// alu
module alu(input read,write,dig1,dig2,dig3,dig4,rst,clk,rev,exec,sign, output o1,o2,o3,o4, output [0:6] bcd);
Size: roughly 5300 cells after synthesis, roughly 990 flip-flops, roughly 22 I/O pins.
Settings: LEC_CHECK=0, ABC_AREA=1, CAP_MARGIN=20, CELL_PAD_IN_SITES_DETAIL_PLACEMENT=1, CORE_MARGIN=2, CORE_UTILIZATION=40, CTS_CLUSTER_DIAMETER=149, GPL_ROUTABILITY_DRIVEN=0, GPL_TIMING_DRIVEN=1, HOLD_SLACK_MARGIN=0.01, MIN_ROUTING_LAYER=met2, PLACE_DENSITY_LB_ADDON=0.19, SLEW_MARGIN=20, TNS_END_PERCENT=75; clock period 12.2 ns.
run.sh (not shown) runs the stock make flow with config.mk's settings and CLKGATE_MAP_FILE=.
Next try:
==> flow/config.mk (replaced) <==
export PLATFORM = sky130hd
export DESIGN_NAME = alu
export DESIGN_NICKNAME = alu
export VERILOG_FILES = /design/flow/design.v
export SDC_FILE = /design/flow/constraint.sdc
export NUM_CORES = 4
export LEC_CHECK = 0
export ABC_AREA = 1
export CAP_MARGIN = 5
export CELL_PAD_IN_SITES_DETAIL_PLACEMENT = 1
export CORE_ASPECT_RATIO = 0.59
export CORE_MARGIN = 7
export CORE_UTILIZATION = 59
export CTS_CLUSTER_DIAMETER = 278
export GPL_TIMING_DRIVEN = 0
export PLACE_DENSITY_LB_ADDON = 0.06
export SETUP_SLACK_MARGIN = -0.95
export SLEW_MARGIN = 40
export TNS_END_PERCENT = 70
=>
- final area is higher by 2.0%
- maximum frequency drops by 1.9%
- first-iteration DRC count shrinks by 15%
- core utilization rises by 23 points
- global-route usage climbs by 11 points
- final cell count drops by 4.8%
- power went up by 2.3%
Next try:
==> flow/config.mk (replaced) <==
export PLATFORM = sky130hd
export DESIGN_NAME = alu
export DESIGN_NICKNAME = alu
export VERILOG_FILES = /design/flow/design.v
export SDC_FILE = /design/flow/constraint.sdc
export NUM_CORES = 4
export LEC_CHECK = 0
export ABC_AREA = 1
export CAP_MARGIN = 20
export CORE_MARGIN = 2
export CORE_UTILIZATION = 72
export CTS_CLUSTER_SIZE = 24
export SLEW_MARGIN = 20
==> flow/constraint.sdc (replaced) <==
create_clock -name core_clock -period 5.0 [get_ports {clk}]
set_input_delay 1.0000 -clock core_clock [delete_from_list [all_inputs] [get_ports {clk}]]
set_output_delay 1.0000 -clock core_clock [all_outputs]
set_load 0.01 [all_outputs]
=> The new run finished but failed the layout checks on negative setup slack. Final area shrinks by 2.3%. Critical path depth stays the same. Register-to-register slack gets worse by 5.6 ns. Sequential power grows by about 140%. Worst hold slack gets worse by 0.039 ns.
Next try:
--- a/flow/config.mk
+++ b/flow/config.mk
@@ -8 +7,0 @@
-export ABC_AREA = 1
@@ -11,2 +10 @@
-export CORE_UTILIZATION = 72
-export CTS_CLUSTER_SIZE = 24
+export CORE_UTILIZATION = 35
==> flow/constraint.sdc (replaced) <==
create_clock -name core_clock -period 10.5 [get_ports {clk}]
set_input_delay 2.1000 -clock core_clock [delete_from_list [all_inputs] [get_ports {clk}]]
set_output_delay 2.1000 -clock core_clock [all_outputs]
set_load 0.01 [all_outputs]
Result:
- The new run went through all stages and came out clean
- worst setup slack improved by 3.8 ns
- design area goes down by 0.62%
- core utilization drops by 42 points
- via count shrinks by about 20%
- combinational power falls by 65%
- die area went up by 100%
- synthesized area falls by 1.4%
- sequential share of layout area increases by 0.32 points


Setup of v48:
Starting RTL as in the previous note.
clock: 12.2 ns
lec_check: 0
abc_area: 0
cap_margin: 20
cell_pad_in_sites_detail_placement: 1
core_margin: 2
core_utilization: 40
cts_cluster_diameter: 149
gpl_routability_driven: 1
gpl_timing_driven: 1
hold_slack_margin: 0.01
max_routing_layer: met5
min_routing_layer: met2
place_density: 0.83
slew_margin: 20
tns_end_percent: 75
No stage failed in v48, and the final checks on the layout all came back clean.
Edits applied to the flow inputs when going from v48 to v14:
==> flow/config.mk <==
export PLATFORM = sky130hd
export DESIGN_NAME = alu
export DESIGN_NICKNAME = alu
export VERILOG_FILES = /design/flow/design.v
export SDC_FILE = /design/flow/constraint.sdc
export NUM_CORES = 4
export LEC_CHECK = 0
export CAP_MARGIN = 20
export CORE_MARGIN = 2
export CORE_UTILIZATION = 66
export SLEW_MARGIN = 20
==> flow/constraint.sdc <==
create_clock -name core_clock -period 4.94 [get_ports {clk}]
set_input_delay 0.9880 -clock core_clock [delete_from_list [all_inputs] [get_ports {clk}]]
set_output_delay 0.9880 -clock core_clock [all_outputs]
set_load 0.01 [all_outputs]
[summary]
v14 finished all stages; however, its layout fails the closing checks, the failures being negative setup slack. Between v48 and v14, number of clock-tree buffers in the layout is higher for v48, v14 comes in under that. Final design area excluding fillers: v14 higher than v48. Sequential element share of the synthesized area: v14 vs v48 identical.
For v28, these inputs were changed with respect to v14:
-- flow/config.mk --
<<< v14, line 8
export CAP_MARGIN = 20
export CORE_MARGIN = 2
export CORE_UTILIZATION = 66
export SLEW_MARGIN = 20
>>> v28, line 8
export CAP_MARGIN = 20
export CORE_MARGIN = 2
export CORE_UTILIZATION = 45
export SLEW_MARGIN = 20
==> flow/constraint.sdc <==
create_clock -name core_clock -period 8.04 [get_ports {clk}]
set_input_delay 1.6080 -clock core_clock [delete_from_list [all_inputs] [get_ports {clk}]]
set_output_delay 1.6080 -clock core_clock [all_outputs]
set_load 0.01 [all_outputs]
- On initial cell density of the core: between v28 and v14, it ends up higher for v14.
- A highest signal layer in the routed design of met4 is what v28 shows, while met5 belongs to v14.
- In the floorplan summary, v28 is listed with a die area greater than that of v14.
- met2 demand-to-capacity share in global routing on v28 is down relative to v14.
- Comparing v28 and v14, the lower worst hold slack was measured on v28.
- v28 went all the way through the flow, and no timing, DRC or antenna check failed.


Setup of run 1:
Starting RTL as in the previous note.
Settings: LEC_CHECK=0, ABC_AREA=0, CAP_MARGIN=20, CORE_MARGIN=2, CORE_UTILIZATION=72, CTS_CLUSTER_SIZE=13, MAX_ROUTING_LAYER=met4, PLACE_DENSITY_LB_ADDON=0.03, SETUP_SLACK_MARGIN=1.34, SLEW_MARGIN=20; clock period 4.6 ns.
The log for run 1 ends in global routing (5_1_grt) with error GRT-0116, so the run never completed.
> inputs changed (run 1 -> run 2)
- removing SETUP_SLACK_MARGIN (formerly 1.34)
- changing CORE_UTILIZATION from 72 to 70
- removing ABC_AREA (formerly 0)
- removing MAX_ROUTING_LAYER (formerly met4)
- removing CTS_CLUSTER_SIZE (formerly 13)
- changing PLACE_DENSITY_LB_ADDON from 0.03 to 0.0
- changing the clock period (ns, I/O delays scaled along) from 4.6 to 5.86
### Flow results
- Run 2 finished all stages; layout check result: FAIL, due to negative setup slack.
- The clock net sink count of run 1 and that of run 2 are within noise of each other.
- Relative to run 1, buffer count from post-CTS setup fixing has gone down in run 2.
- Run 2 against run 1: floorplan-stage core utilization dropped 1.7 points; post-synthesis share of cell area spent on and-or and or-and gates barely changed; die size climbed 2000 um2.
- Run 1 → run 2: number of standard-cell rows in the floorplan went up, cell count after placement decreased by 297 relative to the old numbers, die height increased about 1.4%, post-placement cell area moved down, minimum setup slack after placement has increased.
#### Input delta (run 3 over run 2)
- CORE_UTILIZATION: 70 -> 72
- PLACE_DENSITY_LB_ADDON: 0.0 -> 0.12
- CTS_CLUSTER_SIZE: unset -> 13
- ABC_AREA: unset -> 1
- SETUP_SLACK_MARGIN: unset -> 1.34
- the clock period (ns, I/O delays scaled along): 5.86 -> 4.6
Findings:
- Changes observed in run 3 relative to run 2: met1 capacity usage during global routing -4.1 points, power rose 0.0063 W.
- Delta (run 3 minus run 2): post-route standard cell area excluding fillers grew by 6.5%, total wirelength of the detailed-routed design shrank by about 11%, die size shrank by 1.4%, total cell area reported by yosys after synthesis grew by 710 um2.
- When run 3 is measured against run 2, its internal power turns out about 30% higher.
- The layout from run 3, despite a flow that completed every stage, fails the layout checks, with the failing checks listed as negative setup slack.
- Every stage of run 2 finished as expected; the final checks, on the other hand, flagged negative setup slack, which means the layout fails.
- TritonCTS buffer count grows by a few percent when moving from run 2 to run 3.
- Taking run 2 as the reference, in run 3 number of buffers outside the clock class in the layout went up 40%, share of cell area taken by flip-flops and latches dropped 3.2 points.
Input changes introduced in run 4 (baseline for comparison: run 3):
- PLACE_DENSITY_LB_ADDON no longer set, was 0.12
- ABC_AREA no longer set, was 1
- CTS_CLUSTER_SIZE no longer set, was 13
- CORE_UTILIZATION now 59, was 72
- SETUP_SLACK_MARGIN no longer set, was 1.34
- the clock period (ns, I/O delays scaled along) now 8.04, was 4.6
## What came out
Run 4 against run 3: synthesis area per yosys dropped 1.4%; maximum single-stage delay on the critical path climbed 0.11 ns; number of signal-net buffers in the layout dropped 59%.
Number of global-route vias before repair delta for run 4 relative to run 3: about 20% lower
Of run 3 and run 4, the lower post-layout minimum cycle time belongs to run 3.
Run 4 vs run 3 — met1 layer wirelength in the final routing climbed slightly
Cmp run 4 vs run 3: via count lower in run 4
Run 4 was carried through to the last stage, and its layout satisfied the timing, design-rule and antenna checks.
Of run 3 and run 4, run 3 shows the lower clock network power share, with run 4 above it.
Setup TNS after final layout came out higher on run 4 than on run 3.
Measured against each other, run 3 and run 4 differ in number of cells on the critical path, the higher figure coming from run 4.
The library cell contributing the largest single delay on the critical path comes out sky130_fd_sc_hd__fa_1 in one run and sky130_fd_sc_hd__fa_2 in the other, namely in run 4 and run 3 respectively.
Power is estimated from default activity; no workload was simulated.
